==> flow/design.v <==
module multiplier_logic (
    input  wire        clk,
    input  wire        rst_n,
    input  wire [15:0] a,
    input  wire [15:0] b,
    output reg  [31:0] y
);
     reg[15:0] a_r1,a_r2,a_r3;
     reg[15:0] b_r1,b_r2,b_r3;
    wire [31:0] pp [0:15];
    assign pp[0] = b[0] ? (a << 0) : 32'd0;
    assign pp[1] = b[1] ? (a << 1) : 32'd0;
    assign pp[2] = b[2] ? (a << 2) : 32'd0;
    assign pp[3] = b[3] ? (a << 3) : 32'd0;
    assign pp[4] = b[4] ? (a << 4) : 32'd0;
    assign pp[5] = b[5] ? (a << 5) : 32'd0;
    assign pp[6] = b[6] ? (a << 6) : 32'd0;
    assign pp[7] = b[7] ? (a << 7) : 32'd0;
	 assign pp[8] = b[8] ? (a << 8) : 32'd0;
    assign pp[9] = b[9] ? (a << 9) : 32'd0;
    assign pp[10] = b[10] ? (a << 10) : 32'd0;
    assign pp[11] = b[11] ? (a << 11) : 32'd0;
    assign pp[12] = b[12] ? (a << 12) : 32'd0;
	 assign pp[13] = b[13] ? (a << 13) : 32'd0;
    assign pp[14] = b[14] ? (a << 14) : 32'd0;
    assign pp[15] = b[15] ? (a << 15) : 32'd0;
	 reg [31:0] s1_0, s1_1, s1_2, s1_3, s1_4, s1_5, s1_6, s1_7;
    reg [31:0] s2_0, s2_1, s2_2, s2_3;
    reg [31:0] s3_0, s3_1;
    reg [31:0] s4;
    always @(posedge clk) begin
        if (!rst_n) begin
		  a_r1 <= 32'd0;a_r2 <= 32'd0;a_r3<= 32'd0;
		  b_r1 <= 32'd0;b_r2 <= 32'd0;b_r3<= 32'd0;
		      s1_0 <= 32'd0;
				s1_1 <= 32'd0;
				s1_2 <= 32'd0;
				s1_3 <= 32'd0;
				s1_4 <= 32'd0;
				s1_5 <= 32'd0;
				s1_6 <= 32'd0;
				s1_7 <= 32'd0;
				s2_0 <= 32'd0;
				s2_1 <= 32'd0;
				s2_2 <= 32'd0;
				s2_3 <= 32'd0;
				s3_0 <= 32'd0;
				s3_1 <= 32'd0;
            y  <= 32'd0;
            s4 <= 32'd0;
        end else begin
		     a_r1<=a;
           a_r2<=a_r1; 
           a_r3<=a_r2; 
			  b_r1<=b;
			  b_r2<=b_r1;
			  b_r3<=b_r2;
            s1_0 <= pp[0] + pp[1];
            s1_1 <= pp[2] + pp[3];
            s1_2 <= pp[4] + pp[5];
            s1_3 <= pp[6] + pp[7];
            s1_4 <= pp[8] + pp[9];
            s1_5 <= pp[10] + pp[11];
            s1_6 <= pp[12] + pp[13];
            s1_7 <= pp[14] + pp[15];
            s2_0 <= s1_0 + s1_1;
            s2_1 <= s1_2 + s1_3;
            s2_2 <= s1_4 + s1_5;
            s2_3 <= s1_6 + s1_7;
				s3_0  <= s2_0 + s2_1;
				s3_1  <= s2_2 + s2_3;
				s4    <= s3_0 + s3_1; 
            y  <= s4;
        end
    end
endmodule
==> flow/run.sh <==
#!/bin/bash
# the make line also repeats each setting of config.mk as NAME=value (left out here)
make -C /OpenROAD-flow-scripts/flow DESIGN_CONFIG=/design/flow/config.mk WORK_HOME=/design/flow/orfs CLKGATE_MAP_FILE= finish
==> flow/config.mk <==
export PLATFORM = sky130hd
export DESIGN_NAME = multiplier_logic
export DESIGN_NICKNAME = multiplier_logic
export VERILOG_FILES = /design/flow/design.v
export SDC_FILE = /design/flow/constraint.sdc
export NUM_CORES = 4
export LEC_CHECK = 0
export ABC_AREA = 0
export CAP_MARGIN = 20
export CORE_ASPECT_RATIO = 1.72
export CORE_MARGIN = 2
export CORE_UTILIZATION = 37
export CTS_CLUSTER_DIAMETER = 57
export CTS_CLUSTER_SIZE = 38
export GPL_TIMING_DRIVEN = 0
export MAX_ROUTING_LAYER = met5
export MIN_ROUTING_LAYER = met1
export PLACE_DENSITY_LB_ADDON = 0.1
export SETUP_SLACK_MARGIN = 0.45
export SLEW_MARGIN = 20
==> flow/constraint.sdc <==
create_clock -name core_clock -period 2.26 [get_ports {clk}]
set_input_delay 0.4520 -clock core_clock [delete_from_list [all_inputs] [get_ports {clk}]]
set_output_delay 0.4520 -clock core_clock [all_outputs]
set_load 0.01 [all_outputs]
==> results of run 1 <==
## cell type report
type / count / area, µm² / area share [%]
multi-input combinational: 1988 / 17700 / 59.4
sequential: 341 / 6910 / 23.2
timing repair buffer: 251 / 2350 / 7.90
tap: 754 / 943 / 3.17
buffer: 76 / 860 / 2.89
clock buffer: 25 / 551 / 1.85
inverter: 70 / 263 / 0.883
clock inverter: 13 / 215 / 0.723
antenna: 1 / 2.50 / 0.00841
## per-layer routing
| layer | global-route usage, % | wire length (µm) | up-vias | share of wire (%) |
|---|---|---|---|---|
| met2 | 46.6 | 39000 | 326 | 54 |
| li1 | - | - | 9138 | - |
| met4 | 12.3 | 4100 | 0 | 5.7 |
| met1 | 25.3 | 27300 | 9022 | 38 |
| met3 | 1.87 | 1550 | 128 | 2.2 |
| met5 | 0 | 0 | - | 0 |
## timing repair
action,4_1_cts,5_1_grt
gates cloned,1,0
setup buffers,129,55
resized,671,199
pin swaps,316,231
setup endpoints to repair,373,234
## stage by stage
step | setup slack [ns] | utilization [%] | cell area (µm²) | cells
4_1_cts | -0.134 | 50.6 | 28500 | 3462
3_5_place_dp | -1.81 | 43.3 | 24300 | 3294
6_report | -0.106 | 53.0 | 29800 | 3519
5_1_grt | -0.172 | 53.0 | 29800 | 3518
3_3_place_gp | -2.04 | 43.3 | 24300 | 3294
2_1_floorplan | -0.380 | - | 22700 | 2475
==> results.ini, run 1 <==
[outcome]
status = finished with violations
so_faults = negative setup slack

[worst_setup_path]
critPathCapture = s1_5[25]
critical_path_buf_inv_count = 4
slowest_stage = fa_2
end_kind = flop
cp.required_ns = 2.73
r2r-end = s3_0[22]
regToRegSetupSlack_ns = -0.09
crit_path_max_fanout = 7
start_kind = input pin
startpoint = a[1]
cpMostUsedCell = buf_12
worst_path_dominant_cell_family = AND-OR/OR-AND gates
reg2reg_depth = 10
slowest_delay_ns = 0.41
r2r_start = s2_1[4]
path_depth = 14
cp_cell_sequence = buf_12 > clkbuf_16 > buf_12 > and2_4 > ha_4 > fa_2 > a211oi_2 > o21bai_1 > a31oi_2 > o22ai_2 > o41ai_2 > buf_4 > xor2_2 > nor2_1
crit_type = input pin to flop
crit_arrival_ns = 2.84

[floorplan]
fp_util_pct = 37.4
die_w_um = 186
io-pin-count = 66
die_y_um = 317
rows = 114
die_area_um2 = 58800
core_area_um2 = 56200

[synthesis]
postSynthSeqShare_pct = 32.5
syn_avg_cell_area_um2 = 8.49
yosys_register_bits = 341
synthMostInstantiatedCell = dfxtp_1
yosys.area_share.aoi_pct = 18.0
edf_count = 0
top_logic_kind = simple AND/OR/NAND/NOR gates
synthArstFlopShare_pct = 0
synth_nets = 2760
mux_area_share_pct = 0.619
ys.flop_type = dfxtp_1
synth_top_area_share_pct = 32.5
syn_inst = 2475
ys_sh_xor_pct = 7.21
ys_sh_adder_pct = 15.5
simple_gate_share_pct = 23.5
yosysCellCount = 2475
netlist_area_um2 = 21000
yosys_warnings = 1
top_cells_by_area = dfxtp_1 32%, ha_1 14%, and2_1 10%, nor2_1 4.8%, a21oi_1 4.3%
ys_types = 76
ys_area_um2 = 21000
synth_area_leader_cell = dfxtp_1
common_cells = 341 x dfxtp_1, 335 x and2_1, 271 x nor2_1, 236 x ha_1, 179 x a21oi_1

[global_routing]
grt_antenna_before_repair = 2
grt_pass1_wl_um = 107000
grt_max_degree = 34
grt_use_total_pct = 24.0
grt_pass1_vias = 18800
grt_overflow = 0

[cts]
path_clk_slew_ns = 0.11
cts_hold_buf = 0
cts_htree_levels = 1
root_buffer = clkbuf_16
numCtsBuffers = 21
cts_tree = done
clock_latency_ns = 0.57
clockBufferDepth = 3
cts.sinks = 341

[timing]
maxSlewHeadroom_pct = 53.0
hold_violations = 0
rsz0062_at_grt = yes
worst_pin_slew_ns = 0.704
finalCritPeriodShare_pct = 105
clock.fmax_mhz = 423
drv_slew = 0
finalSetupTns_ns = -0.674
finalWorstSetupSlack_ns = -0.106
setup_viol = 19
min_period_ns = 2.37
hold_ws_ns = 0.176
finClkSkew_ns = 0.0346

[pwr]
power_mw = 16.9
power.internal_mw = 11.2
seq_cell_power_mw = 6.97
ir_worst_vdd_mv = 0.418
p_switching_mw = 5.73
power_leader = registers
p_per_area_nw_per_um2 = 569
p_clk_mw = 4.44
switching_share_pct = 33.8
pwr-share-seq_pct = 41.2
p_clk_share_pct = 26.2
p_comb_mw = 5.53
pwr-share-comb_pct = 32.6
power.leakage_nw = 12.6

[run]
warning_count = 29
cap_violations = 0

[hold_path]
hold_depth = 2
hold_path_class = input pin to flop
holdPathEnd = s1_6[12]
min-delay-start = b[12]

[detailed_routing]
vias = 18600
dr.pass1.iters = 5
viasPerCell = 5.29
drcViolationCount = 0
first_iter_violations = 798
totalWireLength_um = 71900
antenna_left = 0
routedWlPerCell_um = 20.4

[place]
port_buffers = 65
finalWeightedCongestion = 0.911
hpwl_um = 53100

[finish]
syn_to_final_growth_pct = 41.6
fill_cells = 5159
nets = 3034

==> run 2: changes to the inputs <==
- ABC_AREA: 0 -> unset
- CORE_ASPECT_RATIO: 1.72 -> unset
- CORE_UTILIZATION: 37 -> 65
- CTS_CLUSTER_DIAMETER: 57 -> unset
- CTS_CLUSTER_SIZE: 38 -> unset
- GPL_TIMING_DRIVEN: 0 -> unset
- MAX_ROUTING_LAYER: met5 -> unset
- MIN_ROUTING_LAYER: met1 -> unset
- PLACE_DENSITY_LB_ADDON: 0.1 -> unset
- SETUP_SLACK_MARGIN: 0.45 -> unset
- clock period: 2.26 -> 4.13 ns (I/O delays scaled with it)
==> run 2 against run 1 <==
Effect of this change: now clean on timing, DRC and antenna; die size decreased by 43%; first-iteration DRC count increased by 67%; clock skew decreased by 0.015 ns; final cell count decreased by 15%; final area decreased by 21%; worst hold slack improved by 0.26 ns; power decreased by 45%; sequential power decreased by 46%; utilization increased by 21 points; largest power group unchanged; count of clock-buffer cells in the layout increased by 22; synthesized cell count unchanged; critical path type unchanged; register-to-register slack improved by 1.6 ns; highest routed layer is now met5.
==> results.ini, run 2 <==
[outcome]
status = complete, no violations

[detailed_routing]
routedWlPerCell_um = 17.4  ; -15%
viasPerCell = 5.91  ; +12%
first_iter_violations = 1334  ; +67%
vias = 17600  ; -5.3%
antenna_left = 0  ; unchanged
drcViolationCount = 0  ; unchanged
dr.pass1.iters = 6  ; +1
totalWireLength_um = 51800  ; -28%

[synthesis]
synth_top_area_share_pct = 32.5  ; unchanged
yosys_warnings = 1  ; unchanged
synth_area_leader_cell = dfxtp_1
top_logic_kind = simple AND/OR/NAND/NOR gates
top_cells_by_area = dfxtp_1 32%, ha_1 14%, and2_1 10%, nor2_1 4.8%, a21oi_1 4.3%
synthMostInstantiatedCell = dfxtp_1
synthArstFlopShare_pct = 0  ; unchanged
ys.flop_type = dfxtp_1
syn_inst = 2475  ; unchanged
mux_area_share_pct = 0.619  ; unchanged
syn_avg_cell_area_um2 = 8.49  ; unchanged
yosys_register_bits = 341  ; unchanged
netlist_area_um2 = 21000  ; unchanged
common_cells = 341 x dfxtp_1, 335 x and2_1, 271 x nor2_1, 236 x ha_1, 179 x a21oi_1
yosysCellCount = 2475  ; unchanged
ys_types = 76  ; unchanged
ys_sh_xor_pct = 7.21  ; unchanged
edf_count = 0  ; unchanged
yosys.area_share.aoi_pct = 18.0  ; unchanged
ys_area_um2 = 21000  ; unchanged
simple_gate_share_pct = 23.5  ; unchanged
ys_sh_adder_pct = 15.5  ; unchanged
postSynthSeqShare_pct = 32.5  ; unchanged
synth_nets = 2760  ; unchanged

[pwr]
p_comb_mw = 2.10  ; -62%
p_per_area_nw_per_um2 = 394  ; -31%
power.internal_mw = 6.62  ; -41%
p_clk_share_pct = 37.1  ; +11 points
seq_cell_power_mw = 3.74  ; -46%
pwr-share-seq_pct = 40.3  ; -0.9 points
ir_worst_vdd_mv = 0.283  ; -32%
pwr-share-comb_pct = 22.6  ; -10 points
p_clk_mw = 3.44  ; -23%
p_switching_mw = 2.66  ; -54%
power.leakage_nw = 10.7  ; -15%
power_leader = registers
switching_share_pct = 28.7  ; -5.2 points

[worst_setup_path]
r2r-end = s3_0[23]
startpoint = a[1]
crit_path_max_fanout = 12  ; +5
end_kind = flop
r2r_start = s2_0[7]
regToRegSetupSlack_ns = 1.52  ; +1.61 ns
cp_cell_sequence = clkdlybuf4s50_1 > buf_4 > and2_1 > ha_1 > fa_1 > a211oi_1 > o21bai_1 > a31oi_1 > o31ai_1 > o41ai_1 > o21ai_0 > and3_1
slowest_delay_ns = 0.45  ; +0.04 ns
worst_path_dominant_cell_family = AND-OR/OR-AND gates
path_depth = 12  ; -2
cp.required_ns = 4.55  ; +1.82 ns
crit_arrival_ns = 3.89  ; +1.05 ns
slowest_stage = clkdlybuf4s50_1
critical_path_buf_inv_count = 2  ; -2
start_kind = input pin
reg2reg_depth = 8  ; -2
critPathCapture = s1_6[29]
crit_type = input pin to flop

[run]
cap_violations = 0  ; unchanged
warning_count = 28  ; -3.4%

[timing]
hold_violations = 0  ; unchanged
min_period_ns = 3.46
finalCritPeriodShare_pct = 83.8  ; -21 points
maxSlewHeadroom_pct = 46.0  ; -7.0 points
clock.fmax_mhz = 289
finalSetupTns_ns = 0  ; +0.674 ns
hold_ws_ns = 0.432  ; +0.256 ns
rsz0062_at_grt = no
setup_viol = 0  ; -19
worst_pin_slew_ns = 0.810  ; +0.105 ns
finClkSkew_ns = 0.0194  ; -0.0152 ns
drv_slew = 0  ; unchanged

[place]
hpwl_um = 38300  ; -28%
port_buffers = 65  ; unchanged
dpl-instance-area_um2 = 22300  ; -8.4%
finalWeightedCongestion = 0.904  ; -0.77%

[finish]
nets = 2835  ; -6.6%
final_area_um2 = 23600  ; -21%
syn_to_final_growth_pct = 12.1
fill_cells = 2360  ; -54%

[cts]
root_buffer = clkbuf_16
cts_hold_buf = 0  ; unchanged
path_clk_slew_ns = 0.06  ; -0.05 ns
numCtsBuffers = 36  ; +71%
cts_htree_levels = 2  ; +1
clockBufferDepth = 3  ; unchanged
cts_tree = done
cts.sinks = 341  ; unchanged
post_cts_buffers = 0  ; -100%
clock_latency_ns = 0.54  ; -0.03 ns
ctsResizeCount = 0  ; -100%

[floorplan]
core_area_um2 = 31700  ; -44%
die_y_um = 184  ; -42%
io-pin-count = 66  ; unchanged
die_area_um2 = 33800  ; -43%
die_w_um = 184  ; -1.0%
fp_util_pct = 66.3  ; +29 points
rows = 65  ; -43%

[global_routing]
grt_max_degree = 100  ; +190%
grt_use_total_pct = 31.2  ; +7.2 points
grt_overflow = 0  ; unchanged
grt_pass1_wl_um = 84600  ; -21%
grt_antenna_before_repair = 6  ; +4
grt_pass1_vias = 17200  ; -8.5%

[hold_path]
holdPathEnd = y[16]
hold_depth = 1  ; -1
hold_path_class = flop to flop
min-delay-start = s4[16]

run 2: layout make-up:
| type | count | area, µm² | area share [%] |
|---|---|---|---|
| clock inverter | 17 | 305 | 1.30 |
| inverter | 70 | 268 | 1.14 |
| clock buffer | 47 | 972 | 4.13 |
| timing repair buffer | 113 | 1050 | 4.44 |
| antenna | 5 | 12.5 | 0.0531 |
| multi-input combinational | 1988 | 13600 | 57.8 |
| sequential | 341 | 6830 | 29.0 |
| tap | 402 | 503 | 2.13 |
run 2: layer usage:
| metal | up-vias | routed length, µm | global-route usage (%) |
|---|---|---|---|
| li1 | 8779 | - | - |
| met1 | 8227 | 22300 | 38.0 |
| met2 | 488 | 24300 | 54.3 |
| met3 | 124 | 2940 | 4.73 |
| met4 | 2 | 2180 | 14.0 |
| met5 | - | 11 | 0 |
run 2: through the flow:
stage	worst slack, ns	instances	total power, mW	util, %
2_1_floorplan	0.903	2475	5.28	-
3_3_place_gp	0.249	2914	5.80	70.2
6_report	0.667	2983	9.28	74.3
5_1_grt	0.439	2978	9.73	74.2
4_1_cts	0.722	2978	9.31	74.2
3_5_place_dp	0.205	2914	5.86	70.2
==> run 3: changes to the inputs <==
- CORE_UTILIZATION: 65 -> 66
- SETUP_SLACK_MARGIN: unset -> 0.69
- clock period: 4.13 -> 2.69 ns (I/O delays scaled with it)
==> run 3 against run 2 <==
Effect of this change: the run now fails in global routing; die size fell by 1.5%; synthesized cell count did not move; synthesized area did not move.
==> results.ini, run 3 <==
[synthesis]
synth_top_area_share_pct = 32.5  ; unchanged
top_logic_kind = simple AND/OR/NAND/NOR gates
yosys.area_share.aoi_pct = 18.0  ; unchanged
synthArstFlopShare_pct = 0  ; unchanged
yosys_register_bits = 341  ; unchanged
syn_inst = 2475  ; unchanged
ys_types = 76  ; unchanged
mux_area_share_pct = 0.619  ; unchanged
synthMostInstantiatedCell = dfxtp_1
syn_avg_cell_area_um2 = 8.49  ; unchanged
ys_sh_adder_pct = 15.5  ; unchanged
synth_area_leader_cell = dfxtp_1
ys_sh_xor_pct = 7.21  ; unchanged
netlist_area_um2 = 21000  ; unchanged
ys_area_um2 = 21000  ; unchanged
synth_nets = 2760  ; unchanged
top_cells_by_area = dfxtp_1 32%, ha_1 14%, and2_1 10%, nor2_1 4.8%, a21oi_1 4.3%
yosys_warnings = 1  ; unchanged
ys.flop_type = dfxtp_1
simple_gate_share_pct = 23.5  ; unchanged
common_cells = 341 x dfxtp_1, 335 x and2_1, 271 x nor2_1, 236 x ha_1, 179 x a21oi_1
yosysCellCount = 2475  ; unchanged
postSynthSeqShare_pct = 32.5  ; unchanged
edf_count = 0  ; unchanged

[floorplan]
fp_util_pct = 66.8  ; +0.51 points
die_w_um = 182  ; -0.75%
io-pin-count = 66  ; unchanged
die_y_um = 182  ; -0.75%
rows = 65  ; unchanged
die_area_um2 = 33300  ; -1.5%
core_area_um2 = 31500  ; -0.77%

[cts]
numCtsBuffers = 35  ; -2.8%
root_buffer = clkbuf_16
clockBufferDepth = 3  ; unchanged
cts_htree_levels = 2  ; unchanged
cts.sinks = 341  ; unchanged
cts_hold_buf = 0  ; unchanged

[outcome]
flow.stopped_at = global routing
firstError = [ERROR GRT-0232] Routing congestion too high. Check the congestion heatmap in the GUI.
status = did not finish

[place]
placed_cells = 3196  ; +9.7%
port_buffers = 65  ; unchanged
finalWeightedCongestion = 0.947  ; +4.8%
hpwl_um = 46200  ; +21%

[global_routing]
grt_use_total_pct = 105
grt_overflow = 3843

==> run 3: stage by stage <==
step	util (%)	power [mW]	cell area [µm²]	setup TNS, ns	setup WS, ns
after floorplan	-	8.36	22500	-0.0798	-0.0357
after global placement	81.3	9.55	25600	-31.34	-0.601
after detailed placement	81.3	9.70	25600	-37.25	-0.642
after CTS	91.4	15.4	28800	0	0.279
==> run 3: what timing repair did <==
action                     4_1_cts
setup buffers                   88
pin swaps                      237
gates cloned                     3
gates resized                  380
setup endpoints to repair      183
==> run 3: metal layers <==
metal | GRT overflow | track usage, %
met5 | 6 | 36.3
met4 | 850 | 123
met3 | 36 | 74.7
met2 | 2916 | 143
met1 | 35 | 91.0
==> run 4: changes to the inputs <==
- CAP_MARGIN: 20 -> 40
- CELL_PAD_IN_SITES_GLOBAL_PLACEMENT: unset -> 1
- CORE_ASPECT_RATIO: unset -> 0.58
- CORE_UTILIZATION: 66 -> 30
- CTS_CLUSTER_DIAMETER: unset -> 243
- GPL_TIMING_DRIVEN: unset -> 0
- HOLD_SLACK_MARGIN: unset -> 0.13
- MIN_ROUTING_LAYER: unset -> met1
- PLACE_DENSITY_LB_ADDON: unset -> 0.29
- SETUP_SLACK_MARGIN: 0.69 -> unset
- SLEW_MARGIN: 20 -> 40
- TNS_END_PERCENT: unset -> 100
- clock period: 2.69 -> 4.96 ns (I/O delays scaled with it)
==> run 4 against run 3 <==
Effect of this change: now clean on timing, DRC and antenna; die size is 120% higher; synthesized cell count stayed put; synthesized area stayed put.
==> results.ini, run 4 <==
[outcome]
status = complete, no violations

[cts]
clockBufferDepth = 3  ; unchanged
root_buffer = clkbuf_16
numCtsBuffers = 36  ; +2.9%
cts_hold_buf = 0  ; unchanged
cts_tree = done
cts.sinks = 341  ; unchanged
cts_htree_levels = 2  ; unchanged
clock_latency_ns = 0.54
path_clk_slew_ns = 0.06

[synthesis]
mux_area_share_pct = 0.619  ; unchanged
postSynthSeqShare_pct = 32.5  ; unchanged
ys_area_um2 = 21000  ; unchanged
netlist_area_um2 = 21000  ; unchanged
yosys_register_bits = 341  ; unchanged
ys_types = 76  ; unchanged
syn_avg_cell_area_um2 = 8.49  ; unchanged
top_logic_kind = simple AND/OR/NAND/NOR gates
synth_top_area_share_pct = 32.5  ; unchanged
top_cells_by_area = dfxtp_1 32%, ha_1 14%, and2_1 10%, nor2_1 4.8%, a21oi_1 4.3%
common_cells = 341 x dfxtp_1, 335 x and2_1, 271 x nor2_1, 236 x ha_1, 179 x a21oi_1
ys_sh_xor_pct = 7.21  ; unchanged
edf_count = 0  ; unchanged
yosysCellCount = 2475  ; unchanged
synthArstFlopShare_pct = 0  ; unchanged
yosys.area_share.aoi_pct = 18.0  ; unchanged
simple_gate_share_pct = 23.5  ; unchanged
yosys_warnings = 1  ; unchanged
synthMostInstantiatedCell = dfxtp_1
ys.flop_type = dfxtp_1
ys_sh_adder_pct = 15.5  ; unchanged
synth_nets = 2760  ; unchanged
syn_inst = 2475  ; unchanged
synth_area_leader_cell = dfxtp_1

[global_routing]
grt_pass1_wl_um = 107000
grt_use_total_pct = 19.7
grt_pass1_vias = 17200
grt_overflow = 0
grt_max_degree = 15
grt_antenna_before_repair = 14

[worst_setup_path]
reg2reg_depth = 8
path_depth = 11
crit_arrival_ns = 4.93
crit_path_max_fanout = 10
cp_cell_sequence = clkdlybuf4s50_1 > clkbuf_1 > and2_1 > ha_1 > fa_1 > a211oi_1 > o21bai_1 > a31oi_1 > o22ai_1 > o41ai_2 > o21ai_0
startpoint = a[1]
worst_path_dominant_cell_family = AND-OR/OR-AND gates
slowest_stage = clkdlybuf4s50_1
r2r-end = s2_2[25]
start_kind = input pin
r2r_start = s1_4[11]
critical_path_buf_inv_count = 2
critPathCapture = s1_5[27]
cp.required_ns = 5.27
crit_type = input pin to flop
slowest_delay_ns = 0.73
end_kind = flop
regToRegSetupSlack_ns = 1.98

[detailed_routing]
met3_wirelength_um = 4530
dr.pass1.iters = 7
totalWireLength_um = 70700
antenna_left = 0
maxUsedRoutingLayer = met4
drcViolationCount = 0
viasPerCell = 5.06
first_iter_violations = 1440
met1Wirelength_um = 39300
routedWlPerCell_um = 20.0
vias = 17900
dr_wl_met2_um = 26000

[timing]
hold_ws_ns = 0.416
setup_viol = 0
drv_slew = 0
maxSlewHeadroom_pct = 46.2
worst_pin_slew_ns = 0.807
min_period_ns = 4.62
finalWorstSetupSlack_ns = 0.343
finClkSkew_ns = 0.0212
rsz0062_at_grt = no
hold_violations = 0
clock.fmax_mhz = 217
finalCritPeriodShare_pct = 93.1

[finish]
syn_to_final_growth_pct = 14.6
nets = 2864
fill_cells = 7144
final_area_um2 = 24100

[floorplan]
core_area_um2 = 68900  ; +120%
rows = 73  ; +12%
die_area_um2 = 72300  ; +120%
io-pin-count = 66  ; unchanged
die_y_um = 206  ; +13%
fp_util_pct = 30.5  ; -36 points
die_w_um = 352  ; +93%

[place]
port_buffers = 65  ; unchanged
post-place-ws_ns = -0.302  ; +0.340 ns
hpwl_um = 56400  ; +22%
finalWeightedCongestion = 0.882  ; -6.9%
dpl-instance-area_um2 = 22900  ; -11%

[pwr]
ir_worst_vdd_mv = 0.200
power_mw = 7.72
p_per_area_nw_per_um2 = 320
switching_share_pct = 30.9
p_clk_share_pct = 35.2
p_clk_mw = 2.72
p_switching_mw = 2.39
p_comb_mw = 1.89
power.internal_mw = 5.33
seq_cell_power_mw = 3.12
power.leakage_nw = 10.6
pwr-share-seq_pct = 40.4
pwr-share-comb_pct = 24.4
power_leader = registers

[hold_path]
min-delay-start = s2_2[8]
hold_depth = 1
holdPathEnd = s3_1[8]
hold_path_class = flop to flop

[run]
cap_violations = 0
warning_count = 26

## run 4: timing repair
| item | CTS | global route |
|---|---|---|
| endpoints found under the setup margin | 0 | 1 |
| gates resized | 0 | 1 |
| buffers inserted | 0 | 0 |
| hold endpoints to repair | 0 | 0 |
## run 4: through the flow
stage               util [%]  setup TNS (ns)  instances
detailed placement      33.2          -0.514       3478
CTS                     35.0               0       3542
finish                  35.0               0       3543
global route            35.0               0       3542
floorplan                  -               0       2475
global placement        33.2          -0.502       3477
## run 4: area by class of cell
class,instances,area (µm²),area share [%]
Antenna cell,1,2.50,0.0104
Buffer,76,322,1.34
Clock buffer,51,1090,4.53
Clock inverter,13,115,0.478
Inverter,70,263,1.09
Multi-Input combinational cell,1988,13600,56.6
Sequential cell,341,6830,28.3
Tap cell,937,1170,4.87
Timing Repair Buffer,66,657,2.73
## run 4: routing by layer
layer | global-route usage (%) | vias up
met3 | 3.44 | 68
met4 | 3.08 | 0
met5 | 0 | -
li1 | - | 8851
met1 | 31.9 | 8491
met2 | 26.5 | 507
==> run 5: changes to the inputs <==
- CAP_MARGIN: 40 -> 20
- CELL_PAD_IN_SITES_GLOBAL_PLACEMENT: 1 -> unset
- CORE_ASPECT_RATIO: 0.58 -> unset
- CORE_UTILIZATION: 30 -> 58
- CTS_CLUSTER_DIAMETER: 243 -> unset
- GPL_TIMING_DRIVEN: 0 -> unset
- HOLD_SLACK_MARGIN: 0.13 -> unset
- MIN_ROUTING_LAYER: met1 -> unset
- PLACE_DENSITY_LB_ADDON: 0.29 -> 0.01
- SETUP_SLACK_MARGIN: unset -> 0.59
- SLEW_MARGIN: 40 -> 20
- TNS_END_PERCENT: 100 -> 5
- clock period: 4.96 -> 2.32 ns (I/O delays scaled with it)
==> run 5 against run 4 <==
Effect of this change: now fails the layout checks on negative setup slack; clock power rose by 120%; clock skew rose by 0.00056 ns; die size fell by 48%; worst setup slack lost 0.47 ns; via count rose by 14%; critical path depth fell by 2; critical path type is now flop to flop; highest routed layer is now met5.
==> results.ini, run 5 <==
[pwr]
pwr-share-comb_pct = 31.0  ; +6.6 points
p_per_area_nw_per_um2 = 604  ; +89%
pwr-share-seq_pct = 36.8  ; -3.6 points
switching_share_pct = 31.5  ; +0.60 points
p_switching_mw = 5.80  ; +140%
p_comb_mw = 5.71  ; +200%
power_leader = registers
power.internal_mw = 12.6  ; +140%
seq_cell_power_mw = 6.77  ; +120%
p_clk_mw = 5.91  ; +120%
ir_worst_vdd_mv = 0.500  ; +150%
power.leakage_nw = 13.8  ; +30%
p_clk_share_pct = 32.1  ; -3.1 points

[synthesis]
synth_top_area_share_pct = 32.5  ; unchanged
postSynthSeqShare_pct = 32.5  ; unchanged
ys.flop_type = dfxtp_1
synth_area_leader_cell = dfxtp_1
ys_sh_xor_pct = 7.21  ; unchanged
synth_nets = 2760  ; unchanged
syn_inst = 2475  ; unchanged
top_logic_kind = simple AND/OR/NAND/NOR gates
common_cells = 341 x dfxtp_1, 335 x and2_1, 271 x nor2_1, 236 x ha_1, 179 x a21oi_1
ys_sh_adder_pct = 15.5  ; unchanged
yosys_register_bits = 341  ; unchanged
simple_gate_share_pct = 23.5  ; unchanged
ys_area_um2 = 21000  ; unchanged
edf_count = 0  ; unchanged
yosysCellCount = 2475  ; unchanged
mux_area_share_pct = 0.619  ; unchanged
top_cells_by_area = dfxtp_1 32%, ha_1 14%, and2_1 10%, nor2_1 4.8%, a21oi_1 4.3%
syn_avg_cell_area_um2 = 8.49  ; unchanged
yosys_warnings = 1  ; unchanged
yosys.area_share.aoi_pct = 18.0  ; unchanged
synthMostInstantiatedCell = dfxtp_1
netlist_area_um2 = 21000  ; unchanged
ys_types = 76  ; unchanged
synthArstFlopShare_pct = 0  ; unchanged

[worst_setup_path]
cp.required_ns = 2.77  ; -2.50 ns
crit_arrival_ns = 2.90  ; -2.03 ns
reg2reg_depth = 9  ; +1
path_depth = 9  ; -2
end_kind = flop
crit_type = flop to flop
slowest_delay_ns = 0.45  ; -0.28 ns
r2r-end = s4[28]
startpoint = s3_0[10]
crit_path_max_fanout = 5  ; -5
critPathCapture = s4[28]
slowest_stage = or3b_4
regToRegSetupSlack_ns = -0.12  ; -2.10 ns
critical_path_buf_inv_count = 1  ; -1
cp_cell_sequence = ha_2 > a211oi_2 > o21ai_1 > or3b_4 > nand2_4 > a31oi_1 > buf_4 > or3_1 > a21oi_1
start_kind = flop
r2r_start = s3_0[10]
worst_path_dominant_cell_family = simple AND/OR/NAND/NOR gates

[cts]
clock_latency_ns = 0.55  ; about the same
cts_htree_levels = 2  ; unchanged
cts_tree = done
cts.sinks = 341  ; unchanged
numCtsBuffers = 36  ; unchanged
cts_hold_buf = 0  ; unchanged
path_clk_slew_ns = 0.06  ; about the same
clockBufferDepth = 3  ; unchanged
root_buffer = clkbuf_16

[detailed_routing]
first_iter_violations = 1709  ; +19%
vias = 20500  ; +14%
drcViolationCount = 0  ; unchanged
viasPerCell = 5.95  ; +18%
dr.pass1.iters = 22  ; +15
routedWlPerCell_um = 20.7  ; +3.8%
antenna_left = 0  ; unchanged
totalWireLength_um = 71400  ; +0.90%

[timing]
worst_pin_slew_ns = 0.529  ; -0.279 ns
rsz0062_at_grt = yes
clock.fmax_mhz = 409
min_period_ns = 2.44
maxSlewHeadroom_pct = 64.4  ; +18 points
finalWorstSetupSlack_ns = -0.123  ; -0.466 ns
setup_viol = 11  ; +11
hold_violations = 0  ; unchanged
finClkSkew_ns = 0.0217  ; +0.000556 ns
finalSetupTns_ns = -0.587  ; -0.587 ns
finalCritPeriodShare_pct = 105  ; +12 points
drv_slew = 0  ; unchanged

[floorplan]
die_w_um = 194  ; -45%
fp_util_pct = 59.0  ; +28 points
io-pin-count = 66  ; unchanged
rows = 69  ; -5.5%
die_y_um = 194  ; -5.5%
core_area_um2 = 35700  ; -48%
die_area_um2 = 37800  ; -48%

[finish]
finalNonFillerCells = 3444  ; -2.8%
nets = 3241  ; +13%
syn_to_final_growth_pct = 44.7
fin_util_pct = 85.3  ; +50 points
final_area_um2 = 30400  ; +26%
fill_cells = 1909  ; -73%

[hold_path]
hold_depth = 2  ; +1
hold_path_class = input pin to flop
holdPathEnd = s1_7[14]
min-delay-start = b[14]

[global_routing]
grt_overflow = 0  ; unchanged
grt_use_total_pct = 33.2  ; +14 points
grt_antenna_before_repair = 8  ; -6
grt_max_degree = 93  ; +78
grt_pass1_wl_um = 102000  ; -4.6%
grt_pass1_vias = 19600  ; +14%

[place]
post-place-ws_ns = -1.03  ; -0.728 ns
port_buffers = 65  ; unchanged
dpl-instance-area_um2 = 25300  ; +11%
placed_cells = 3326  ; -4.4%
hpwl_um = 43500  ; -23%
finalWeightedCongestion = 0.929  ; +5.4%

[outcome]
status = finished with violations
so_faults = negative setup slack

[run]
warning_count = 29  ; +12%
cap_violations = 0  ; unchanged

-- run 5: what timing repair did --
action,4_1_cts,5_1_grt
pin swaps,429,373
buffers inserted,27,20
hold endpoints to repair,0,0
gates resized,564,299
endpoints found under the setup margin,253,237
cloned,5,1
-- run 5: routing by layer --
| layer | up-vias | GRT usage (%) | wire length [µm] |
|---|---|---|---|
| li1 | 9580 | - | - |
| met1 | 9779 | 43.9 | 29800 |
| met2 | 900 | 55.9 | 33600 |
| met3 | 220 | 4.98 | 5030 |
| met4 | 4 | 10.7 | 2930 |
| met5 | - | 0 | 26 |
-- run 5: cell type report --
cell class              count  area, µm²  area share (%)
repair buffers            519       4560            15.0
well taps                 461        577            1.90
multi-input cells        1988      16900            55.6
clock inverters            15        203           0.666
flip-flops and latches    341       6880            22.6
inverters                  70        268           0.880
clock buffers              49       1010            3.32
diodes                      1       2.50         0.00823
-- run 5: per-stage QoR --
stage	hold slack, ns	total power, mW
floorplan	0.412	9.45
finish	0.332	18.4
global placement	0.413	11.1
detailed placement	0.419	11.1
global route	0.314	19.1
CTS	0.304	17.6
==> run 6: changes to the inputs <==
- ABC_AREA: unset -> 0
- CELL_PAD_IN_SITES_DETAIL_PLACEMENT: unset -> 0
- CORE_ASPECT_RATIO: unset -> 0.54
- CORE_MARGIN: 2 -> 5
- CORE_UTILIZATION: 58 -> 40
- GPL_ROUTABILITY_DRIVEN: unset -> 1
- GPL_TIMING_DRIVEN: unset -> 0
- MAX_ROUTING_LAYER: unset -> met4
- MIN_ROUTING_LAYER: unset -> met2
- PLACE_DENSITY_LB_ADDON: 0.01 -> unset
- SETUP_SLACK_MARGIN: 0.59 -> 0.26
- SLEW_MARGIN: 20 -> 15
- TNS_END_PERCENT: 5 -> 45
- clock period: 2.32 -> 3.66 ns (I/O delays scaled with it)
==> run 6 against run 5 <==
Effect of this change: now clean on timing, DRC and antenna; power down 43%; synthesized area unchanged; synthesized cell count unchanged; final cell count down 3.6%; wire length up 1.8%; die size up 52%; first-iteration DRC count up 91%; count of clock-buffer cells in the layout down 6; final area down 21%; critical endpoint is now s1_7[31]; largest cell class unchanged; largest power group unchanged.
==> results.ini, run 6 <==
[timing]
clock.fmax_mhz = 291
finalCritPeriodShare_pct = 94.0  ; -11 points
maxSlewHeadroom_pct = 25.9  ; -38 points
worst_pin_slew_ns = 1.11  ; +0.583 ns
finalWorstSetupSlack_ns = 0.221  ; +0.344 ns
finClkSkew_ns = 0.0195  ; -0.00220 ns
hold_violations = 0  ; unchanged
setup_viol = 0  ; -11
min_period_ns = 3.44
finalSetupTns_ns = 0  ; +0.587 ns
drv_slew = 0  ; unchanged
rsz0062_at_grt = yes

[floorplan]
die_area_um2 = 57500  ; +52%
die_y_um = 178  ; -8.2%
fp_util_pct = 40.6  ; -18 points
die_w_um = 322  ; +66%
rows = 61  ; -12%
io-pin-count = 66  ; unchanged
core_area_um2 = 51700  ; +45%

[worst_setup_path]
r2r_start = s1_0[2]
crit_arrival_ns = 3.94  ; +1.04 ns
startpoint = b[14]
critPathCapture = s1_7[31]
end_kind = flop
crit_type = input pin to flop
path_depth = 11  ; +2
crit_path_max_fanout = 7  ; +2
reg2reg_depth = 10  ; +1
slowest_delay_ns = 0.63  ; +0.18 ns
worst_path_dominant_cell_family = AND-OR/OR-AND gates
cp.required_ns = 4.16  ; +1.39 ns
critical_path_buf_inv_count = 1  ; unchanged
slowest_stage = clkdlybuf4s50_1
start_kind = input pin
cp_cell_sequence = clkdlybuf4s50_1 > and2_1 > ha_1 > fa_1 > a21oi_1 > o22ai_1 > o41a_1 > a31o_2 > a31o_2 > a21oi_1 > nor2_1
regToRegSetupSlack_ns = 0.58  ; +0.70 ns
r2r-end = s2_0[16]

[pwr]
power.internal_mw = 7.05  ; -44%
power_leader = registers
power.leakage_nw = 10.7  ; -22%
ir_worst_vdd_mv = 0.412  ; -18%
switching_share_pct = 32.3  ; +0.78 points
seq_cell_power_mw = 4.23  ; -38%
p_per_area_nw_per_um2 = 435  ; -28%
p_clk_mw = 3.57  ; -40%
p_clk_share_pct = 34.3  ; +2.2 points
p_switching_mw = 3.37  ; -42%
pwr-share-seq_pct = 40.6  ; +3.8 points
pwr-share-comb_pct = 25.1  ; -5.9 points
p_comb_mw = 2.61  ; -54%

[cts]
cts_htree_levels = 1  ; -1
cts_hold_buf = 0  ; unchanged
path_clk_slew_ns = 0.06  ; about the same
cts_tree = done
root_buffer = clkbuf_16
clockBufferDepth = 3  ; unchanged
cts.sinks = 341  ; unchanged
clock_latency_ns = 0.63  ; +0.08 ns
numCtsBuffers = 31  ; -14%

[synthesis]
simple_gate_share_pct = 23.5  ; unchanged
synth_nets = 2760  ; unchanged
netlist_area_um2 = 21000  ; unchanged
edf_count = 0  ; unchanged
syn_avg_cell_area_um2 = 8.49  ; unchanged
postSynthSeqShare_pct = 32.5  ; unchanged
top_logic_kind = simple AND/OR/NAND/NOR gates
yosys_warnings = 1  ; unchanged
synth_top_area_share_pct = 32.5  ; unchanged
ys.flop_type = dfxtp_1
ys_area_um2 = 21000  ; unchanged
ys_sh_adder_pct = 15.5  ; unchanged
synth_area_leader_cell = dfxtp_1
syn_inst = 2475  ; unchanged
yosysCellCount = 2475  ; unchanged
yosys_register_bits = 341  ; unchanged
synthArstFlopShare_pct = 0  ; unchanged
top_cells_by_area = dfxtp_1 32%, ha_1 14%, and2_1 10%, nor2_1 4.8%, a21oi_1 4.3%
ys_sh_xor_pct = 7.21  ; unchanged
mux_area_share_pct = 0.619  ; unchanged
yosys.area_share.aoi_pct = 18.0  ; unchanged
common_cells = 341 x dfxtp_1, 335 x and2_1, 271 x nor2_1, 236 x ha_1, 179 x a21oi_1
ys_types = 76  ; unchanged
synthMostInstantiatedCell = dfxtp_1

[detailed_routing]
viasPerCell = 7.56  ; +27%
first_iter_violations = 3261  ; +91%
dr.pass1.iters = 8  ; -64%
routedWlPerCell_um = 21.9  ; +5.6%
antenna_left = 0  ; unchanged
totalWireLength_um = 72600  ; +1.8%
drcViolationCount = 0  ; unchanged
vias = 25100  ; +23%

[global_routing]
grt_pass1_vias = 27300  ; +39%
grt_max_degree = 16  ; -83%
grt_use_total_pct = 39.7  ; +6.5 points
grt_pass1_wl_um = 110000  ; +8.3%
grt_overflow = 0  ; unchanged
grt_antenna_before_repair = 0  ; -8

[finish]
nets = 2864  ; -12%
finalNonFillerCells = 3320  ; -3.6%
fill_cells = 5155  ; +170%
syn_to_final_growth_pct = 14.0
final_area_um2 = 24000  ; -21%

[hold_path]
min-delay-start = s4[11]
hold_path_class = flop to flop
holdPathEnd = y[11]
hold_depth = 1  ; -1

[place]
finalWeightedCongestion = 0.997  ; +7.3%
port_buffers = 65  ; unchanged
post-place-ws_ns = -1.24  ; -0.206 ns
hpwl_um = 53700  ; +24%
dpl-instance-area_um2 = 22500  ; -11%
placed_cells = 3233  ; -2.8%

[run]
cap_violations = 0  ; unchanged
warning_count = 28  ; -3.4%

[outcome]
status = complete, no violations

-- run 6: per-layer routing --
| layer | track usage (%) | part of all wire, % | vias up |
|---|---|---|---|
| li1 | - | - | 8781 |
| met1 | - | 0 | 8817 |
| met2 | 39.7 | 44 | 6944 |
| met3 | 62.6 | 51 | 552 |
| met4 | 3.49 | 5.5 | 0 |
| met5 | - | 0 | - |
-- run 6: cell type report --
class	count	area [µm²]	share of cell area (%)
multi-input cells	1988	13800	57.4
flip-flops and latches	341	6830	28.5
clock buffers	43	891	3.72
well taps	693	867	3.62
repair buffers	71	698	2.91
plain buffers	76	424	1.77
inverters	70	263	1.10
clock inverters	14	179	0.746
diodes	24	60.1	0.251
-- run 6: per-stage QoR --
stage | util [%] | total power, mW | hold slack (ns)
2_1_floorplan | - | 5.96 | 0.412
3_3_place_gp | 43.6 | 6.73 | 0.416
3_5_place_dp | 43.6 | 6.74 | 0.419
4_1_cts | 45.9 | 10.2 | 0.434
5_1_grt | 46.2 | 10.9 | 0.443
6_report | 46.3 | 10.4 | 0.432
-- run 6: repair_timing --
item	4_1_cts	5_1_grt
gates resized	54	105
endpoints found under the setup margin	72	61
setup buffers	1	4
pin swaps	4	10
==> run 7: changes to the inputs <==
- ABC_AREA: 0 -> unset
- CELL_PAD_IN_SITES_DETAIL_PLACEMENT: 0 -> unset
- CORE_ASPECT_RATIO: 0.54 -> unset
- CORE_MARGIN: 5 -> 2
- CORE_UTILIZATION: 40 -> 70
- CTS_CLUSTER_SIZE: unset -> 17
- GPL_ROUTABILITY_DRIVEN: 1 -> unset
- GPL_TIMING_DRIVEN: 0 -> unset
- MAX_ROUTING_LAYER: met4 -> unset
- MIN_ROUTING_LAYER: met2 -> unset
- SETUP_SLACK_MARGIN: 0.26 -> unset
- SLEW_MARGIN: 15 -> 20
- TNS_END_PERCENT: 45 -> unset
- clock period: 3.66 -> 1.89 ns (I/O delays scaled with it)
==> run 7 against run 6 <==
Effect of this change: the run now fails in clock tree synthesis; synthesized cell count unchanged; synthesized area did not move; die size shrank 45%.
==> results.ini, run 7 <==
[outcome]
status = did not finish
flow.stopped_at = clock tree synthesis
firstError = [ERROR DPL-0038] Utilization greater than 100%, impossible to legalize

[floorplan]
rows = 63  ; +3.3%
die_w_um = 177  ; -45%
fp_util_pct = 70.9  ; +30 points
die_area_um2 = 31400  ; -45%
die_y_um = 177  ; -0.65%
io-pin-count = 66  ; unchanged
core_area_um2 = 29600  ; -43%

[synthesis]
synthArstFlopShare_pct = 0  ; unchanged
synth_top_area_share_pct = 32.5  ; unchanged
top_logic_kind = simple AND/OR/NAND/NOR gates
mux_area_share_pct = 0.619  ; unchanged
yosys.area_share.aoi_pct = 18.0  ; unchanged
ys.flop_type = dfxtp_1
ys_sh_xor_pct = 7.21  ; unchanged
syn_inst = 2475  ; unchanged
yosysCellCount = 2475  ; unchanged
ys_area_um2 = 21000  ; unchanged
ys_types = 76  ; unchanged
syn_avg_cell_area_um2 = 8.49  ; unchanged
edf_count = 0  ; unchanged
synthMostInstantiatedCell = dfxtp_1
ys_sh_adder_pct = 15.5  ; unchanged
synth_area_leader_cell = dfxtp_1
postSynthSeqShare_pct = 32.5  ; unchanged
top_cells_by_area = dfxtp_1 32%, ha_1 14%, and2_1 10%, nor2_1 4.8%, a21oi_1 4.3%
synth_nets = 2760  ; unchanged
yosys_register_bits = 341  ; unchanged
yosys_warnings = 1  ; unchanged
netlist_area_um2 = 21000  ; unchanged
common_cells = 341 x dfxtp_1, 335 x and2_1, 271 x nor2_1, 236 x ha_1, 179 x a21oi_1
simple_gate_share_pct = 23.5  ; unchanged

[place]
finalWeightedCongestion = 1.00  ; +0.74%
port_buffers = 65  ; unchanged
hpwl_um = 54100  ; +0.68%
dpl-instance-area_um2 = 27200  ; +21%
post-place-ws_ns = -1.42  ; -0.186 ns

-- run 7: metrics by stage --
stage | total power [mW] | cells
3_5_place_dp | 14.7 | 3378
3_3_place_gp | 14.1 | 3378
2_1_floorplan | 11.9 | 2475
==> run 8: changes to the inputs <==
- ABC_AREA: unset -> 1
- CORE_UTILIZATION: 70 -> 72
- CTS_CLUSTER_DIAMETER: unset -> 197
- CTS_CLUSTER_SIZE: 17 -> unset
- MAX_ROUTING_LAYER: unset -> met4
- PLACE_DENSITY_LB_ADDON: unset -> 0.07
- SETUP_SLACK_MARGIN: unset -> 0.57
- clock period: 1.89 -> 2.12 ns (I/O delays scaled with it)
==> run 8 against run 7 <==
Effect of this change: the flow again stops in clock tree synthesis; die size is 11% higher; synthesized cell count grew 58%; synthesized area grew 15%.
==> results.ini, run 8 <==
[synthesis]
simple_gate_share_pct = 32.5  ; +8.9 points
synthMostInstantiatedCell = nand2_1
yosys_warnings = 1  ; unchanged
yosysCellCount = 3901  ; +58%
edf_count = 0  ; unchanged
top_logic_kind = simple AND/OR/NAND/NOR gates
mux_area_share_pct = 0  ; -0.62 points
postSynthSeqShare_pct = 28.3  ; -4.2 points
syn_avg_cell_area_um2 = 6.19  ; -27%
yosys.area_share.aoi_pct = 13.8  ; -4.2 points
netlist_area_um2 = 24200  ; +15%
ys.flop_type = dfxtp_1
ys_types = 36  ; -53%
ys_sh_adder_pct = 13.5  ; -2.0 points
yosys_register_bits = 341  ; unchanged
synthArstFlopShare_pct = 0  ; unchanged
synth_area_leader_cell = dfxtp_1
ys_sh_xor_pct = 0.181  ; -7.0 points
synth_top_area_share_pct = 28.3  ; -4.2 points
ys_area_um2 = 24200  ; +15%
top_cells_by_area = dfxtp_1 28%, nand2_1 18%, ha_1 12%, inv_1 10%, a21oi_1 8.0%
synth_nets = 4186  ; +52%
syn_inst = 3901  ; +58%
common_cells = 1185 x nand2_1, 646 x inv_1, 404 x nor2_1, 388 x a21oi_1, 341 x dfxtp_1

[floorplan]
die_w_um = 187  ; +5.6%
die_y_um = 187  ; +5.6%
core_area_um2 = 33300  ; +12%
rows = 67  ; +6.3%
fp_util_pct = 72.6  ; +1.7 points
die_area_um2 = 35000  ; +11%
io-pin-count = 66  ; unchanged

[outcome]
status = did not finish
flow.stopped_at = clock tree synthesis
firstError = [ERROR DPL-0038] Utilization greater than 100%, impossible to legalize

[place]
port_buffers = 65  ; unchanged
finalWeightedCongestion = 1.06  ; +5.2%
hpwl_um = 57700  ; +6.8%
placed_cells = 4574  ; +35%

## run 8: through the flow
step | power (mW) | utilization [%] | cell area [µm²] | worst slack (ns) | TNS, ns
2_1_floorplan | 10.9 | - | 26600 | 0.135 | 0
3_3_place_gp | 12.3 | 87.6 | 29200 | -0.339 | -26.28
3_5_place_dp | 12.6 | 87.6 | 29200 | -0.424 | -37.12
==> run 9: changes to the inputs <==
- ABC_AREA: 1 -> unset
- CELL_PAD_IN_SITES_DETAIL_PLACEMENT: unset -> 0
- CORE_MARGIN: 2 -> 3
- CORE_UTILIZATION: 72 -> 59
- CTS_CLUSTER_DIAMETER: 197 -> unset
- CTS_CLUSTER_SIZE: unset -> 85
- GPL_ROUTABILITY_DRIVEN: unset -> 0
- MAX_ROUTING_LAYER: met4 -> unset
- MIN_ROUTING_LAYER: unset -> met1
- PLACE_DENSITY_LB_ADDON: 0.07 -> 0.21
- SETUP_SLACK_MARGIN: 0.57 -> 0.42
- TNS_END_PERCENT: unset -> 45
- clock period: 2.12 -> 3.84 ns (I/O delays scaled with it)
==> run 9 against run 8 <==
Effect of this change: synthesized cell count is 37% lower; synthesized area is 13% lower; die size is 8.3% higher; now clean on timing, DRC and antenna.
==> results.ini, run 9 <==
[finish]
syn_to_final_growth_pct = 13.7
nets = 2870
final_area_um2 = 23900

[pwr]
p_clk_mw = 3.65
p_switching_mw = 2.85
p_clk_share_pct = 36.6
pwr-share-seq_pct = 40.4
power_mw = 9.97
ir_worst_vdd_mv = 0.395
power.leakage_nw = 10.9
power_leader = registers
p_comb_mw = 2.29
seq_cell_power_mw = 4.03
power.internal_mw = 7.12
pwr-share-comb_pct = 23.0
p_per_area_nw_per_um2 = 417
switching_share_pct = 28.6

[synthesis]
ys_sh_xor_pct = 7.21  ; +7.0 points
ys_types = 76  ; +110%
ys_sh_adder_pct = 15.5  ; +2.0 points
top_logic_kind = simple AND/OR/NAND/NOR gates
syn_inst = 2475  ; -37%
yosys_register_bits = 341  ; unchanged
simple_gate_share_pct = 23.5  ; -8.9 points
ys_area_um2 = 21000  ; -13%
ys.flop_type = dfxtp_1
synth_nets = 2760  ; -34%
mux_area_share_pct = 0.619  ; +0.62 points
synth_area_leader_cell = dfxtp_1
yosys.area_share.aoi_pct = 18.0  ; +4.2 points
netlist_area_um2 = 21000  ; -13%
syn_avg_cell_area_um2 = 8.49  ; +37%
top_cells_by_area = dfxtp_1 32%, ha_1 14%, and2_1 10%, nor2_1 4.8%, a21oi_1 4.3%
edf_count = 0  ; unchanged
common_cells = 341 x dfxtp_1, 335 x and2_1, 271 x nor2_1, 236 x ha_1, 179 x a21oi_1
synthArstFlopShare_pct = 0  ; unchanged
yosys_warnings = 1  ; unchanged
synthMostInstantiatedCell = dfxtp_1
postSynthSeqShare_pct = 32.5  ; +4.2 points
synth_top_area_share_pct = 32.5  ; +4.2 points
yosysCellCount = 2475  ; -37%

[cts]
ctsResizeCount = 0
cts_tree = done
clock_latency_ns = 0.53
path_clk_slew_ns = 0.06
clockBufferDepth = 3
cts.sinks = 341
numCtsBuffers = 37
root_buffer = clkbuf_16
post_cts_buffers = 0
cts_htree_levels = 2
cts_hold_buf = 0

[worst_setup_path]
slowest_stage = clkdlybuf4s50_1
crit_arrival_ns = 3.71
start_kind = input pin
crit_type = input pin to flop
cp.required_ns = 4.24
reg2reg_depth = 8
critPathCapture = s1_5[25]
r2r_start = s1_6[17]
regToRegSetupSlack_ns = 1.12
startpoint = a[1]
slowest_delay_ns = 0.45
end_kind = flop
worst_path_dominant_cell_family = AND-OR/OR-AND gates
critical_path_buf_inv_count = 3
path_depth = 13
cp_cell_sequence = clkdlybuf4s50_1 > buf_12 > and2_1 > ha_1 > fa_1 > a211oi_1 > o21bai_1 > a31oi_2 > o22ai_1 > o41ai_2 > buf_4 > xor2_1 > nor2_1
r2r-end = s2_3[31]
crit_path_max_fanout = 16

[global_routing]
grt_antenna_before_repair = 6
grt_use_total_pct = 26.8
grt_pass1_wl_um = 84800
grt_max_degree = 128
grt_overflow = 0
grt_pass1_vias = 17300

[hold_path]
hold_depth = 1
min-delay-start = s4[5]
holdPathEnd = y[5]
hold_path_class = flop to flop

[run]
cap_violations = 0
warning_count = 29

[place]
hpwl_um = 38700  ; -33%
port_buffers = 65  ; unchanged
dpl-instance-area_um2 = 22600  ; -23%

[timing]
worst_pin_slew_ns = 0.819
clock.fmax_mhz = 302
min_period_ns = 3.32
finClkSkew_ns = 0.0236
finalCritPeriodShare_pct = 86.3
drv_slew = 0
rsz0062_at_grt = yes
hold_ws_ns = 0.430
setup_viol = 0
hold_violations = 0
maxSlewHeadroom_pct = 45.4

[detailed_routing]
antenna_left = 0
routedWlPerCell_um = 16.9
first_iter_violations = 1537
dr.pass1.iters = 6
n_antenna_cell = 0
vias = 18000
totalWireLength_um = 51800
drcViolationCount = 0
viasPerCell = 5.87

[floorplan]
die_y_um = 195  ; +4.0%
core_area_um2 = 34800  ; +4.6%
die_w_um = 195  ; +4.0%
io-pin-count = 66  ; unchanged
rows = 68  ; +1.5%
fp_util_pct = 60.4  ; -12 points
die_area_um2 = 37900  ; +8.3%

[outcome]
status = complete, no violations

==> run 9: per-layer routing <==
| layer | GRT usage [%] | routed length [µm] |
|---|---|---|
| met4 | 11.5 | 2390 |
| met3 | 4.00 | 3080 |
| met5 | 0 | 45 |
| met2 | 46.0 | 23900 |
| met1 | 33.5 | 22300 |
==> run 9: final cells by class <==
class                   instances  area [µm²]
multi-input cells            1988       13700
fillers                      2770       10900
flip-flops and latches        341        6830
repair buffers                147        1300
clock buffers                  51        1080
well taps                     455         569
inverters                      70         268
clock inverters                15         196
==> run 9: stage by stage <==
| step | worst slack, ns | setup TNS (ns) | std cells | util [%] |
|---|---|---|---|---|
| floorplan | 0.671 | 0 | 2475 | - |
| CTS | 0.490 | 0 | 3067 | 68.6 |
| global placement | 0.0333 | 0 | 3001 | 64.9 |
| detailed placement | -0.0474 | -0.0474 | 3001 | 64.9 |
| finish | 0.524 | 0 | 3067 | 68.7 |
| global route | 0.319 | 0 | 3067 | 68.7 |
==> run 10: changes to the inputs <==
- CAP_MARGIN: 20 -> 15
- CELL_PAD_IN_SITES_DETAIL_PLACEMENT: 0 -> unset
- CORE_MARGIN: 3 -> 2
- CORE_UTILIZATION: 59 -> 65
- CTS_CLUSTER_SIZE: 85 -> unset
- GPL_ROUTABILITY_DRIVEN: 0 -> unset
- HOLD_SLACK_MARGIN: unset -> -0.09
- MIN_ROUTING_LAYER: met1 -> unset
- PLACE_DENSITY_LB_ADDON: 0.21 -> unset
- SETUP_SLACK_MARGIN: 0.42 -> 0.39
- TNS_END_PERCENT: 45 -> unset
- clock period: 3.84 -> 2.69 ns (I/O delays scaled with it)
==> run 10 against run 9 <==
Effect of this change: synthesized cell count did not move; die size fell by 11%; first-iteration DRC count rose by 41%; final area rose by 17%; flip-flop count did not move; clock skew rose by 0.00066 ns; count of clock-buffer cells in the layout fell by 5; highest routed layer unchanged; utilization rose by 20 points; worst setup slack got worse by 0.30 ns; sequential power rose by 44%; via count rose by 17%; combinational power rose by 93%.
==> results.ini, run 10 <==
[finish]
final_area_um2 = 28100  ; +17%
syn_to_final_growth_pct = 33.5
fill_cells = 1518  ; -45%
finalNonFillerCells = 3327  ; +8.5%
nets = 3186  ; +11%

[synthesis]
ys_types = 76  ; unchanged
ys_sh_xor_pct = 7.21  ; unchanged
yosys_warnings = 1  ; unchanged
mux_area_share_pct = 0.619  ; unchanged
top_logic_kind = simple AND/OR/NAND/NOR gates
synthArstFlopShare_pct = 0  ; unchanged
postSynthSeqShare_pct = 32.5  ; unchanged
netlist_area_um2 = 21000  ; unchanged
yosysCellCount = 2475  ; unchanged
synth_nets = 2760  ; unchanged
ys.flop_type = dfxtp_1
syn_avg_cell_area_um2 = 8.49  ; unchanged
ys_sh_adder_pct = 15.5  ; unchanged
yosys.area_share.aoi_pct = 18.0  ; unchanged
synthMostInstantiatedCell = dfxtp_1
yosys_register_bits = 341  ; unchanged
syn_inst = 2475  ; unchanged
top_cells_by_area = dfxtp_1 32%, ha_1 14%, and2_1 10%, nor2_1 4.8%, a21oi_1 4.3%
ys_area_um2 = 21000  ; unchanged
edf_count = 0  ; unchanged
simple_gate_share_pct = 23.5  ; unchanged
common_cells = 341 x dfxtp_1, 335 x and2_1, 271 x nor2_1, 236 x ha_1, 179 x a21oi_1
synth_top_area_share_pct = 32.5  ; unchanged
synth_area_leader_cell = dfxtp_1

[pwr]
p_comb_mw = 4.43  ; +93%
power_mw = 15.1  ; +51%
p_switching_mw = 4.84  ; +70%
seq_cell_power_mw = 5.81  ; +44%
p_clk_share_pct = 32.0  ; -4.6 points
power.internal_mw = 10.2  ; +44%
power_leader = registers
pwr-share-seq_pct = 38.6  ; -1.8 points
p_clk_mw = 4.82  ; +32%
p_per_area_nw_per_um2 = 536  ; +29%
pwr-share-comb_pct = 29.4  ; +6.4 points
switching_share_pct = 32.2  ; +3.5 points
ir_worst_vdd_mv = 0.572  ; +45%
power.leakage_nw = 12.6  ; +16%

[worst_setup_path]
crit_arrival_ns = 2.85  ; -0.86 ns
slowest_stage = dfxtp_2
regToRegSetupSlack_ns = 0.22  ; -0.90 ns
startpoint = s1_3[6]
r2r_start = s1_3[6]
start_kind = flop
critical_path_buf_inv_count = 1  ; -2
cp_cell_sequence = ha_4 > inv_1 > fa_2 > nand2b_4 > a21oi_4 > o211ai_1 > nand4b_1 > a41oi_2 > xor2_1 > nor2_1
crit_path_max_fanout = 3  ; -13
critPathCapture = s2_1[22]
path_depth = 10  ; -3
end_kind = flop
crit_type = flop to flop
slowest_delay_ns = 0.33  ; -0.12 ns
reg2reg_depth = 10  ; +2
worst_path_dominant_cell_family = AND-OR/OR-AND gates
cp.required_ns = 3.07  ; -1.17 ns
r2r-end = s2_1[22]

[place]
finalWeightedCongestion = 0.936
placed_cells = 3192  ; +6.4%
post-place-ws_ns = -0.685  ; -0.637 ns
dpl-instance-area_um2 = 24900  ; +10%
hpwl_um = 42100  ; +8.6%
port_buffers = 65  ; unchanged

[cts]
root_buffer = clkbuf_16
clockBufferDepth = 3  ; unchanged
path_clk_slew_ns = 0.06  ; about the same
clock_latency_ns = 0.54  ; about the same
cts.sinks = 341  ; unchanged
cts_tree = done
cts_hold_buf = 0  ; unchanged
cts_htree_levels = 2  ; unchanged
numCtsBuffers = 35  ; -5.4%

[global_routing]
grt_use_total_pct = 35.9  ; +9.1 points
grt_pass1_vias = 19500  ; +13%
grt_antenna_before_repair = 1  ; -5
grt_max_degree = 73  ; -43%
grt_pass1_wl_um = 98100  ; +16%
grt_overflow = 0  ; unchanged

[timing]
min_period_ns = 2.47
worst_pin_slew_ns = 0.556  ; -0.263 ns
clock.fmax_mhz = 406
rsz0062_at_grt = yes
finalSetupTns_ns = 0  ; unchanged
hold_violations = 0  ; unchanged
drv_slew = 0  ; unchanged
finClkSkew_ns = 0.0242  ; +0.000663 ns
finalCritPeriodShare_pct = 91.7  ; +5.3 points
maxSlewHeadroom_pct = 62.4  ; +17 points
finalWorstSetupSlack_ns = 0.224  ; -0.300 ns
setup_viol = 0  ; unchanged

[floorplan]
fp_util_pct = 66.3  ; +5.9 points
die_y_um = 184  ; -5.6%
rows = 65  ; -4.4%
die_area_um2 = 33800  ; -11%
core_area_um2 = 31700  ; -8.9%
die_w_um = 184  ; -5.6%
io-pin-count = 66  ; unchanged

[hold_path]
hold_depth = 2  ; +1
holdPathEnd = s1_1[2]
hold_path_class = input pin to flop
min-delay-start = b[2]

[detailed_routing]
viasPerCell = 6.35  ; +8.2%
routedWlPerCell_um = 21.4  ; +27%
vias = 21100  ; +17%
dr.pass1.iters = 8  ; +2
totalWireLength_um = 71400  ; +38%
drcViolationCount = 0  ; unchanged
first_iter_violations = 2174  ; +41%
antenna_left = 0  ; unchanged

[outcome]
status = complete, no violations

[run]
cap_violations = 0  ; unchanged
warning_count = 31  ; +6.9%

==> run 10: area by class of cell <==
class                           count  area, µm²  share of cell area, %
Inverter                           70        268                  0.954
Multi-Input combinational cell   1988      15500                   55.1
Clock buffer                       46        978                   3.49
Sequential cell                   341       6850                   24.4
Tap cell                          402        503                   1.79
Timing Repair Buffer              465       3850                   13.7
Antenna cell                        1       2.50                0.00892
Clock inverter                     14        145                  0.517
==> run 10: through the flow <==
step	hold WS [ns]	util [%]
floorplan	0.412	-
global placement	0.412	78.6
detailed placement	0.418	78.6
CTS	0.397	84.8
global route	0.394	88.5
finish	0.397	88.5
==> run 10: metal layers <==
layer / part of all wire (%) / GRT usage [%] / wire (µm)
met5: 0.018 / 0 / 13
met4: 5.7 / 11.5 / 4060
met3: 8.5 / 3.66 / 6030
met2: 48 / 63.8 / 33900
met1: 38 / 45.6 / 27300
==> run 10: what timing repair did <==
action / 4_1_cts / 5_1_grt
setup endpoints to repair: 129 / 134
pin swaps: 122 / 148
cloned: 4 / 1
setup buffers: 33 / 36
gates resized: 197 / 198
==> run 11: changes to the inputs <==
- CAP_MARGIN: 15 -> 20
- CORE_UTILIZATION: 65 -> 61
- HOLD_SLACK_MARGIN: -0.09 -> unset
- SETUP_SLACK_MARGIN: 0.39 -> unset
- clock period: 2.69 -> 3.2 ns (I/O delays scaled with it)
==> run 11 against run 10 <==
Effect of this change: critical path type is now input pin to flop; still clean; sequential share of layout area grew 3.1 points; global-route usage shrank 5.9 points; final area shrank 12%; utilization shrank 15 points; register-to-register slack gained 0.37 ns; final cell count shrank 4.6%; via count shrank 14%; worst hold slack gained 0.032 ns; clock skew shrank 0.0089 ns; clock power shrank 18%; worst setup slack lost 0.098 ns; sequential power shrank 17%.
==> results.ini, run 11 <==
[global_routing]
grt_overflow = 0  ; unchanged
grt_use_total_pct = 29.9  ; -5.9 points
grt_pass1_wl_um = 87400  ; -11%
grt_max_degree = 121  ; +66%
grt_antenna_before_repair = 4  ; +3

[pwr]
seq_cell_power_mw = 4.84  ; -17%
p_clk_mw = 3.93  ; -18%
p_clk_share_pct = 33.7  ; +1.7 points
p_switching_mw = 3.40  ; -30%
switching_share_pct = 29.1  ; -3.0 points
power.leakage_nw = 11.4  ; -9.6%
p_per_area_nw_per_um2 = 471  ; -12%
ir_worst_vdd_mv = 0.462  ; -19%
power.internal_mw = 8.27  ; -19%
pwr-share-comb_pct = 24.8  ; -4.6 points
power_leader = registers
p_comb_mw = 2.90  ; -35%

[timing]
min_period_ns = 3.07
maxSlewHeadroom_pct = 59.0  ; -3.4 points
worst_pin_slew_ns = 0.607  ; +0.0511 ns
rsz0062_at_grt = no
setup_viol = 0  ; unchanged
finalWorstSetupSlack_ns = 0.127  ; -0.0976 ns
finClkSkew_ns = 0.0153  ; -0.00894 ns
finalCritPeriodShare_pct = 96.0  ; +4.4 points
drv_slew = 0  ; unchanged
hold_violations = 0  ; unchanged

[worst_setup_path]
slowest_delay_ns = 0.41  ; +0.08 ns
r2r-end = s4[30]
startpoint = a[1]
regToRegSetupSlack_ns = 0.59  ; +0.37 ns
slowest_stage = clkdlybuf4s50_1
start_kind = input pin
critical_path_buf_inv_count = 3  ; +2
r2r_start = s3_0[8]
cp.required_ns = 3.58  ; +0.51 ns
end_kind = flop
path_depth = 13  ; +3
reg2reg_depth = 9  ; -1
crit_type = input pin to flop
cp_cell_sequence = clkdlybuf4s50_1 > buf_4 > buf_4 > and2_1 > ha_1 > fa_1 > a21o_1 > a21oi_1 > o21ai_0 > a211oi_2 > a21oi_1 > xnor2_1 > nor2_1
crit_path_max_fanout = 8  ; +5
crit_arrival_ns = 3.46  ; +0.61 ns

[cts]
numCtsBuffers = 35  ; unchanged
path_clk_slew_ns = 0.06  ; about the same
root_buffer = clkbuf_16
cts_tree = done
clock_latency_ns = 0.52  ; -0.02 ns
clockBufferDepth = 3  ; unchanged
cts_hold_buf = 0  ; unchanged
cts.sinks = 341  ; unchanged
cts_htree_levels = 2  ; unchanged

[place]
post-place-ws_ns = -0.546  ; +0.139 ns
dpl-instance-area_um2 = 23600  ; -5.5%
finalWeightedCongestion = 0.902  ; -3.6%
hpwl_um = 40300  ; -4.2%
port_buffers = 65  ; unchanged

[floorplan]
die_area_um2 = 36000  ; +6.4%
die_w_um = 190  ; +3.2%
io-pin-count = 66  ; unchanged
fp_util_pct = 62.4  ; -3.9 points
core_area_um2 = 33700  ; +6.2%
die_y_um = 190  ; +3.2%

[detailed_routing]
totalWireLength_um = 53600  ; -25%
first_iter_violations = 1263  ; -42%
drcViolationCount = 0  ; unchanged
routedWlPerCell_um = 16.9  ; -21%
antenna_left = 0  ; unchanged
viasPerCell = 5.70  ; -10%

[hold_path]
hold_depth = 1  ; -1
min-delay-start = s4[8]
holdPathEnd = y[8]
hold_path_class = flop to flop

[finish]
nets = 2986  ; -6.3%
final_area_um2 = 24800  ; -12%
fill_cells = 2628  ; +73%
comb_area_um2 = 13700  ; -11%
seq_area_um2 = 6830  ; -0.35%

[outcome]
status = complete, no violations

[synthesis]
common_cells = 341 x dfxtp_1, 335 x and2_1, 271 x nor2_1, 236 x ha_1, 179 x a21oi_1
netlist_area_um2 = 21000  ; unchanged
synthArstFlopShare_pct = 0  ; unchanged
synth_nets = 2760  ; unchanged
synth_top_area_share_pct = 32.5  ; unchanged
edf_count = 0  ; unchanged
ys_sh_xor_pct = 7.21  ; unchanged
synth_area_leader_cell = dfxtp_1
top_cells_by_area = dfxtp_1 32%, ha_1 14%, and2_1 10%, nor2_1 4.8%, a21oi_1 4.3%
ys.flop_type = dfxtp_1
ys_sh_adder_pct = 15.5  ; unchanged
simple_gate_share_pct = 23.5  ; unchanged
yosys.area_share.aoi_pct = 18.0  ; unchanged
postSynthSeqShare_pct = 32.5  ; unchanged
yosysCellCount = 2475  ; unchanged
yosys_register_bits = 341  ; unchanged
syn_inst = 2475  ; unchanged
ys_area_um2 = 21000  ; unchanged
ys_types = 76  ; unchanged
top_logic_kind = simple AND/OR/NAND/NOR gates
syn_avg_cell_area_um2 = 8.49  ; unchanged
synthMostInstantiatedCell = dfxtp_1

[run]
warning_count = 31  ; unchanged

-- run 11: per-stage QoR --
step | TNS, ns | total power [mW] | hold slack, ns | instances | util [%]
after detailed placement | -17.11 | 7.75 | 0.419 | 3111 | 69.9
after CTS | 0 | 11.7 | 0.429 | 3171 | 73.3
after global routing | 0 | 12.2 | 0.438 | 3172 | 73.5
after floorplan | 0 | 6.81 | 0.412 | 2475 | -
after global placement | -13.11 | 7.66 | 0.413 | 3111 | 69.9
final | 0 | 11.7 | 0.429 | 3174 | 73.5
-- run 11: area by class of cell --
type	instances	area share [%]
multi-input combinational	1988	55.4
sequential	341	27.6
timing repair buffer	265	9.23
clock buffer	51	4.15
tap	448	2.26
inverter	70	1.08
clock inverter	9	0.343
antenna	2	0.0202
-- run 11: layer usage --
layer  track usage, %  vias up  wire (µm)
met2             54.8      435      26100
met5                0        -          0
met3             3.86      101       2360
met4             11.2        0       2000
met1             35.7     8498      23200
li1                 -     9069          -
-- run 11: timing repair --
item / in CTS / in global routing
pin swaps: 0 / 5
buffers inserted: 0 / 1
endpoints found under the setup margin: 2 / 20
resized: 2 / 16
gates cloned: 0 / 0
Power is estimated from default activity; no workload was simulated.
